// div_unit
module div_unit
(
    input  logic        clk,
    input  logic        rst,
    input  logic        issue,           
    input  logic [2:0]  funct3,          
    input  logic [6:0]  opcode,
    input  logic [4:0]  rd,
    input  logic [5:0]  pd,
    input  logic [2:0]  rob_idx,
    input  logic [31:0] pc,
    input  logic [31:0] ps1_value,
    input  logic [31:0] ps2_value,
    output logic        ready,           
    input  logic        cdb_dequeue,     
    output logic        res_valid,
    output logic [4:0]  res_rd,
    output logic [5:0]  res_pd,
    output logic [2:0]  res_rob_idx,
    output logic [31:0] res_value,
    output logic [31:0] res_rs1_value,
    output logic [31:0] res_rs2_value,
    output logic [31:0] res_pc,
    output logic [31:0] res_pc_next,
    output logic [6:0]  res_opcode
);
rv32i_types::rs_to_div_t rs;
rv32i_types::cdb_entry_t res;
always_comb begin
    rs               = '0;
    rs.valid         = issue;
    rs.funct3        = funct3;
    rs.opcode        = opcode;
    rs.rd            = rd;
    rs.pd            = pd;
    rs.rob_entry_idx = rob_idx;
    rs.pc            = pc;
end
divider_exec div (
    .rs_to_div                  (rs),
    .ps1_value                  (ps1_value),
    .ps2_value                  (ps2_value),
    .clk                        (clk),
    .rst                        (rst),
    .cdb_arb_dequeue            (cdb_dequeue),
    .res_station_select_from_RS (issue),
    .div_queue_result           (res),
    .div_queue_is_full_to_CDB   (res_valid),
    .div_is_ready_to_RS         (ready)
);
assign res_rd        = res.rd;
assign res_pd        = res.pd;
assign res_rob_idx   = res.rob_entry_idx;
assign res_value     = res.value;
assign res_rs1_value = res.rs1_value;
assign res_rs2_value = res.rs2_value;
assign res_pc        = res.pc;
assign res_pc_next   = res.calculated_pc_next;
assign res_opcode    = res.opcode;
endmodule
Settings: LEC_CHECK=0, ABC_AREA=1, CAP_MARGIN=40, CORE_MARGIN=2, CORE_UTILIZATION=63, CTS_CLUSTER_SIZE=90, GPL_TIMING_DRIVEN=1, PLACE_DENSITY=0.8, SETUP_SLACK_MARGIN=-0.02, SLEW_MARGIN=20, TNS_END_PERCENT=55; clock period 4.88 ns.
run.sh (not shown) runs the stock make flow with config.mk's settings and CLKGATE_MAP_FILE=.
Edit:
==> flow/config.mk (replaced) <==
export PLATFORM = sky130hd
export DESIGN_NAME = div_unit
export DESIGN_NICKNAME = div_unit
export VERILOG_FILES = /design/flow/design.v
export SDC_FILE = /design/flow/constraint.sdc
export NUM_CORES = 4
export LEC_CHECK = 0
export ABC_AREA = 1
export CAP_MARGIN = 20
export CORE_MARGIN = 2
export CORE_UTILIZATION = 70
export CTS_CLUSTER_SIZE = 37
export HOLD_SLACK_MARGIN = 0.29
export SETUP_SLACK_MARGIN = 0.92
export SLEW_MARGIN = 20
==> flow/constraint.sdc (replaced) <==
create_clock -name core_clock -period 3.1 [get_ports {clk}]
set_input_delay 0.6200 -clock core_clock [delete_from_list [all_inputs] [get_ports {clk}]]
set_output_delay 0.6200 -clock core_clock [all_outputs]
set_load 0.01 [all_outputs]
With this change the flow never finished: it broke off in global routing (5_1_grt) with GRT-0116. Die area fell by 9.8%. Area after synthesis is unchanged. Synthesized cell count stays the same.
Edit:
--- a/flow/config.mk
+++ b/flow/config.mk
@@ -7,9 +7,7 @@
 export LEC_CHECK = 0
-export ABC_AREA = 1
 export CAP_MARGIN = 20
 export CORE_MARGIN = 2
-export CORE_UTILIZATION = 70
+export CORE_UTILIZATION = 67
 export CTS_CLUSTER_SIZE = 37
 export HOLD_SLACK_MARGIN = 0.29
-export SETUP_SLACK_MARGIN = 0.92
 export SLEW_MARGIN = 20
==> flow/constraint.sdc (replaced) <==
create_clock -name core_clock -period 3.72 [get_ports {clk}]
set_input_delay 0.7440 -clock core_clock [delete_from_list [all_inputs] [get_ports {clk}]]
set_output_delay 0.7440 -clock core_clock [all_outputs]
set_load 0.01 [all_outputs]
The changed run produced a layout that fails on setup timing; area after synthesis went down by about 10%; synthesized cell count shrinks by about 32%; die area went down by 6.5%.
Edit:
--- a/flow/config.mk
+++ b/flow/config.mk
@@ -9,5 +9,4 @@
 export CORE_MARGIN = 2
-export CORE_UTILIZATION = 67
-export CTS_CLUSTER_SIZE = 37
-export HOLD_SLACK_MARGIN = 0.29
+export CORE_UTILIZATION = 40
+export PLACE_DENSITY = 0.6
 export SLEW_MARGIN = 20
==> flow/constraint.sdc (replaced) <==
create_clock -name core_clock -period 5.38 [get_ports {clk}]
set_input_delay 1.0760 -clock core_clock [delete_from_list [all_inputs] [get_ports {clk}]]
set_output_delay 1.0760 -clock core_clock [all_outputs]
set_load 0.01 [all_outputs]
Outcome: This time the run finished with timing, DRC and antenna clean. Final area fell by 3.9%. Via count is lower by 9.5%. Sequential share of layout area came out higher by 1.5 points. Non-clock buffer count came out lower by 117. Routed wire length decreases by 5.0%. Clock-buffer cell count goes up by 9. Power shrinks by 30%. Die area is higher by 66%. Synthesized cell count stays the same.
Edit:
--- a/flow/config.mk
+++ b/flow/config.mk
@@ -9,4 +9,4 @@
 export CORE_MARGIN = 2
-export CORE_UTILIZATION = 40
-export PLACE_DENSITY = 0.6
+export CORE_UTILIZATION = 72
+export SETUP_SLACK_MARGIN = -0.36
 export SLEW_MARGIN = 20
==> flow/constraint.sdc (replaced) <==
create_clock -name core_clock -period 3.7 [get_ports {clk}]
set_input_delay 0.7400 -clock core_clock [delete_from_list [all_inputs] [get_ports {clk}]]
set_output_delay 0.7400 -clock core_clock [all_outputs]
set_load 0.01 [all_outputs]
With this change the flow finished but fails on setup timing.
Core utilization went up by 43 points.
Total power went up by well over a third.
Worst setup slack degrades by 1.4 ns.
Clock power went up by a quarter to a third.

Starting RTL as in the previous note.
// div_unit
module div_unit
(
    input  logic        clk,
    input  logic        rst,
    input  logic        issue,           
    input  logic [2:0]  funct3,          
    input  logic [6:0]  opcode,
    input  logic [4:0]  rd,
    input  logic [5:0]  pd,
    input  logic [2:0]  rob_idx,
    input  logic [31:0] pc,
    input  logic [31:0] ps1_value,
    input  logic [31:0] ps2_value,
    output logic        ready,           
    input  logic        cdb_dequeue,     
    output logic        res_valid,
    output logic [4:0]  res_rd,
    output logic [5:0]  res_pd,
    output logic [2:0]  res_rob_idx,
    output logic [31:0] res_value,
    output logic [31:0] res_rs1_value,
    output logic [31:0] res_rs2_value,
    output logic [31:0] res_pc,
    output logic [31:0] res_pc_next,
    output logic [6:0]  res_opcode
);
rv32i_types::rs_to_div_t rs;
rv32i_types::cdb_entry_t res;
always_comb begin
    rs               = '0;
    rs.valid         = issue;
  ...
make LEC_CHECK=0 CAP_MARGIN=40 CORE_MARGIN=2 CORE_UTILIZATION=70 CTS_CLUSTER_DIAMETER=43 CTS_CLUSTER_SIZE=31 GPL_TIMING_DRIVEN=1 PLACE_DENSITY_LB_ADDON=0.28 SETUP_SLACK_MARGIN=-0.02 SLEW_MARGIN=20 TNS_END_PERCENT=55 finish   # period 4.2 ns
The starting point reached the layout checks and failed them: setup timing.
Change:
- CAP_MARGIN: 40 -> 20
- CORE_UTILIZATION: 70 -> 40
- CTS_CLUSTER_DIAMETER: 43 -> unset
- CTS_CLUSTER_SIZE: 31 -> unset
- GPL_TIMING_DRIVEN: 1 -> unset
- PLACE_DENSITY: unset -> 0.6
- PLACE_DENSITY_LB_ADDON: 0.28 -> unset
- SETUP_SLACK_MARGIN: -0.02 -> unset
- TNS_END_PERCENT: 55 -> unset
- clock period: 4.2 -> 5.5 ns (I/O delays scaled with it)
After rerunning:
- The new run went through all stages and came out clean
- routed wire length came out lower by 19%
- final cell count goes up by 6.4%
- total power decreases by 29%
- register-to-register slack improves by 0.87 ns
- via count drops by 17%
- setup slack gains 0.85 ns

Starting RTL as in the previous note.
clock: 3.93 ns
lec_check: 0
abc_area: 1
cap_margin: 0
cell_pad_in_sites_detail_placement: 2
core_margin: 2
core_utilization: 62
cts_cluster_diameter: 290
cts_cluster_size: 98
gpl_routability_driven: 0
gpl_timing_driven: 0
max_routing_layer: met4
min_routing_layer: met2
place_density_lb_addon: 0.04
slew_margin: 20
tns_end_percent: 35
The first run did not get past detailed placement.
Then changed:
Settings changed: ABC_AREA 1 to unset, CAP_MARGIN 0 to 20, CELL_PAD_IN_SITES_GLOBAL_PLACEMENT set to 2, CORE_MARGIN 2 to 10, CORE_UTILIZATION 62 to 40, CTS_CLUSTER_DIAMETER 290 to 110, CTS_CLUSTER_SIZE 98 to unset, GPL_ROUTABILITY_DRIVEN 0 to unset, GPL_TIMING_DRIVEN 0 to unset, MIN_ROUTING_LAYER met2 to unset, PLACE_DENSITY_LB_ADDON 0.04 to 0.19, SETUP_SLACK_MARGIN set to 0.23, TNS_END_PERCENT 35 to unset.
Clock period 3.93 ns to 5.5 ns, I/O delays scaled along.
With this change the flow completed without violations.
Die area goes up by 59%.
Synthesized area goes down by 11%.
Synthesized cell count goes down by 32%.
Then changed:
Settings changed: CAP_MARGIN 20 to 10, CELL_PAD_IN_SITES_DETAIL_PLACEMENT 2 to unset, CELL_PAD_IN_SITES_GLOBAL_PLACEMENT 2 to unset, CORE_MARGIN 10 to 2, CORE_UTILIZATION 40 to 72, CTS_CLUSTER_DIAMETER 110 to unset, MAX_ROUTING_LAYER met4 to unset, PLACE_DENSITY_LB_ADDON 0.19 to unset, SETUP_SLACK_MARGIN 0.23 to -0.36.
Clock period 5.5 ns to 3.59 ns, I/O delays scaled along.
What happened: Now the flow stopped in global routing, error ODB-0269. Die area is lower by 51%. Synthesized area stays the same. Synthesized cell count does not change.
Then changed:
Settings changed: CAP_MARGIN 10 to 40, CORE_UTILIZATION 72 to 68, CTS_CLUSTER_SIZE set to 98, GPL_TIMING_DRIVEN set to 1, PLACE_DENSITY set to 0.62, SETUP_SLACK_MARGIN -0.36 to -0.02, TNS_END_PERCENT set to 5.
Clock period 3.59 ns to 4.88 ns, I/O delays scaled along.
Result:
- This time the run completed and failed the layout checks on setup timing
- synthesized area is unchanged
- die area grows by 5.7%
- synthesized cell count stays the same

div_unit again, from the RTL that the note above started with.
Settings: LEC_CHECK=0, ABC_AREA=1, CAP_MARGIN=25, CELL_PAD_IN_SITES_DETAIL_PLACEMENT=2, CORE_MARGIN=2, CORE_UTILIZATION=62, CTS_CLUSTER_DIAMETER=290, CTS_CLUSTER_SIZE=98, GPL_ROUTABILITY_DRIVEN=0, GPL_TIMING_DRIVEN=0, MAX_ROUTING_LAYER=met4, MIN_ROUTING_LAYER=met2, PLACE_DENSITY=0.8, SLEW_MARGIN=20, TNS_END_PERCENT=55; clock period 3.93 ns.
The starting point failed in detailed placement.
Next try:
Settings changed: ABC_AREA 1 to default, CAP_MARGIN 25 to 40, CELL_PAD_IN_SITES_DETAIL_PLACEMENT 2 to default, CORE_UTILIZATION 62 to 70, CTS_CLUSTER_DIAMETER 290 to default, CTS_CLUSTER_SIZE 98 to 37, GPL_ROUTABILITY_DRIVEN 0 to default, GPL_TIMING_DRIVEN 0 to 1, HOLD_SLACK_MARGIN from default to -0.09, MAX_ROUTING_LAYER met4 to default, MIN_ROUTING_LAYER met2 to default, SETUP_SLACK_MARGIN from default to -0.35.
Clock period 3.93 ns to 4.18 ns, I/O delays scaled along.
The changed run reached the layout checks and failed them: negative setup slack.
Synthesized area drops by 11%.
Die size decreases by 20%.
Synthesized cell count shrinks by 32%.
Next try:
Settings changed: CAP_MARGIN 40 to 5, CTS_CLUSTER_DIAMETER from default to 43, CTS_CLUSTER_SIZE 37 to 31, HOLD_SLACK_MARGIN -0.09 to default, PLACE_DENSITY 0.8 to default, PLACE_DENSITY_LB_ADDON from default to 0.28, SETUP_SLACK_MARGIN -0.35 to 0.53.
Clock period 4.18 ns to 4.12 ns, I/O delays scaled along.
After rerunning:
- The changed run aborted during global routing
- synthesized cell count does not change
- area after synthesis stays the same
- die area does not change
Next try:
Settings changed: CAP_MARGIN 5 to 40, CTS_CLUSTER_DIAMETER 43 to default, CTS_CLUSTER_SIZE 31 to 37, PLACE_DENSITY from default to 0.8, PLACE_DENSITY_LB_ADDON 0.28 to default, SETUP_SLACK_MARGIN 0.53 to 0.31.
Clock period 4.12 ns to 4.88 ns, I/O delays scaled along.
After rerunning: The changed run completed and failed the layout checks on negative setup slack; die size is unchanged; synthesized cell count stays the same; synthesized area stays the same.
Next try:
Settings changed: CAP_MARGIN 40 to 20, CORE_UTILIZATION 70 to 21, CTS_CLUSTER_SIZE 37 to default, GPL_TIMING_DRIVEN 1 to default, PLACE_DENSITY 0.8 to 0.6, SETUP_SLACK_MARGIN 0.31 to default, TNS_END_PERCENT 55 to default.
Clock period 4.88 ns to 5.38 ns, I/O delays scaled along.
- The changed run passed the timing, DRC and antenna checks
- final area is higher by about 4%
- non-clock buffer count is lower by 22
- critical path depth is lower by 1
- wire length is higher by 4.7%
- register-to-register slack gains 500 ps
- cell count is higher by about 30%
Next try:
Settings changed: ABC_AREA from default to 0, CORE_ASPECT_RATIO from default to 0.5, CORE_UTILIZATION 21 to 72, CTS_CLUSTER_DIAMETER from default to 374, CTS_CLUSTER_SIZE from default to 95, PLACE_DENSITY 0.6 to 0.44, TNS_END_PERCENT from default to 10.
Clock period 5.38 ns to 2.99 ns, I/O delays scaled along.
The changed run stopped in global routing (GRT-0232).
Synthesized area stays the same.
Synthesized cell count does not change.
Die size drops by about 70%.

Setup of lane 1:
Starting RTL as in the previous note.
Settings: LEC_CHECK=0, ABC_AREA=1, CAP_MARGIN=20, CORE_MARGIN=2, CORE_UTILIZATION=67, CTS_CLUSTER_SIZE=37, HOLD_SLACK_MARGIN=0.29, SETUP_SLACK_MARGIN=0.05, SLEW_MARGIN=20; clock period 3.32 ns.
Complete run, failing final checks: lane 1, reason setup timing.
Input changes introduced in lane 2 (baseline for comparison: lane 1):
- removing SETUP_SLACK_MARGIN (formerly 0.05)
- changing CORE_UTILIZATION from 67 to 64
- removing HOLD_SLACK_MARGIN (formerly 0.29)
- removing CTS_CLUSTER_SIZE (formerly 37)
- removing ABC_AREA (formerly 1)
- changing the clock period (ns, I/O delays scaled along) from 3.32 to 3.72
Findings:
Lane 2: non-clock buffer count about 9% above lane 1. Lane 2 — fraction of power spent switching nets 4.8 points lower, lane 1 as reference. Detailed placer's ending HPWL ended up about 14% lower on lane 2 than on lane 1. Finished, but not clean: lane 2, with setup timing.

== run a ==
div_unit again, from the RTL that the note above started with.
Settings: LEC_CHECK=0, CAP_MARGIN=20, CORE_MARGIN=2, CORE_UTILIZATION=70, CTS_CLUSTER_DIAMETER=198, CTS_CLUSTER_SIZE=34, HOLD_SLACK_MARGIN=-0.09, MAX_ROUTING_LAYER=met4, PLACE_DENSITY=0.6, SETUP_SLACK_MARGIN=0.91, SLEW_MARGIN=20; clock period 3.46 ns.
Status: run a FAILED at 5_1_grt (tool error)
Input-level comparison between run b and run a:
Settings: CTS_CLUSTER_SIZE no longer set, was 34; PLACE_DENSITY no longer set, was 0.6; SETUP_SLACK_MARGIN no longer set, was 0.91; MAX_ROUTING_LAYER no longer set, was met4; CTS_CLUSTER_DIAMETER no longer set, was 198; HOLD_SLACK_MARGIN no longer set, was -0.09; the clock period (ns, I/O delays scaled along) now 3.92, was 3.46.
--- outcome ---
On die height, run b and run a are basically level. Synthesized-area fraction occupied by adder cells: run b vs run a, no meaningful difference. Compared with run a, routability congestion estimate in run b decreased by a few percent. Run b: complete, dirty (negative setup slack). As far as number of top-level pins goes, run b and run a are indistinguishable; the numbers are identical. Run b — total setup buffers inserted after CTS 73 lower, run a as reference. Buffer levels on the longest clock path: run a vs run b — no meaningful difference. Summary: HPWL reported at the end of detailed placement, run b better than run a. Compared with run a, run b shows a lower total placed cells including tap cells. Run b -> run a: die area flat.

## alpha
Starting RTL as in the previous note.
clock: 2.56 ns
lec_check: 0
abc_area: 1
cap_margin: 20
core_aspect_ratio: 0.5
core_margin: 2
core_utilization: 72
cts_cluster_diameter: 364
cts_cluster_size: 95
place_density: 0.36
setup_slack_margin: 0.37
slew_margin: 20
tns_end_percent: 10
alpha is listed as incomplete: the tool reported an error in 4_1_cts and the run ended there.
#### Input delta (beta over alpha)
Settings: TNS_END_PERCENT removed (was 10); HOLD_SLACK_MARGIN newly set to -0.08; CTS_CLUSTER_SIZE changed from 95 to 36; SETUP_SLACK_MARGIN changed from 0.37 to 0.94; ABC_AREA changed from 1 to 0; CORE_ASPECT_RATIO removed (was 0.5); CTS_CLUSTER_DIAMETER changed from 364 to 201; PLACE_DENSITY removed (was 0.36); CORE_UTILIZATION changed from 72 to 70; the clock period (ns, I/O delays scaled along) changed from 2.56 to 3.23.
--- outcome ---
beta never completed; the flow aborted with a tool error in 5_1_grt.
The flow ended early for alpha: it failed with a tool error in 4_1_cts.
Going from alpha to beta, XOR/XNOR share of the synthesized area has increased, fraction of the core area occupied by cells at floorplan has decreased, cell count after placement has decreased.
Compared with alpha, beta improves die area.
### beta -> gamma
Settings: SETUP_SLACK_MARGIN now 0.89, was 0.94; PLACE_DENSITY now 0.95, previously not set.
Findings:
- gamma never completed, since it errored out during 5_1_grt.
- Summary of gamma over beta: post-cts gate resize count climbed about 9%; proportion of synthesized flip-flops having asynchronous set or reset held; post-CTS setup buffer count went up.
Power and IR drop assume default switching activity.
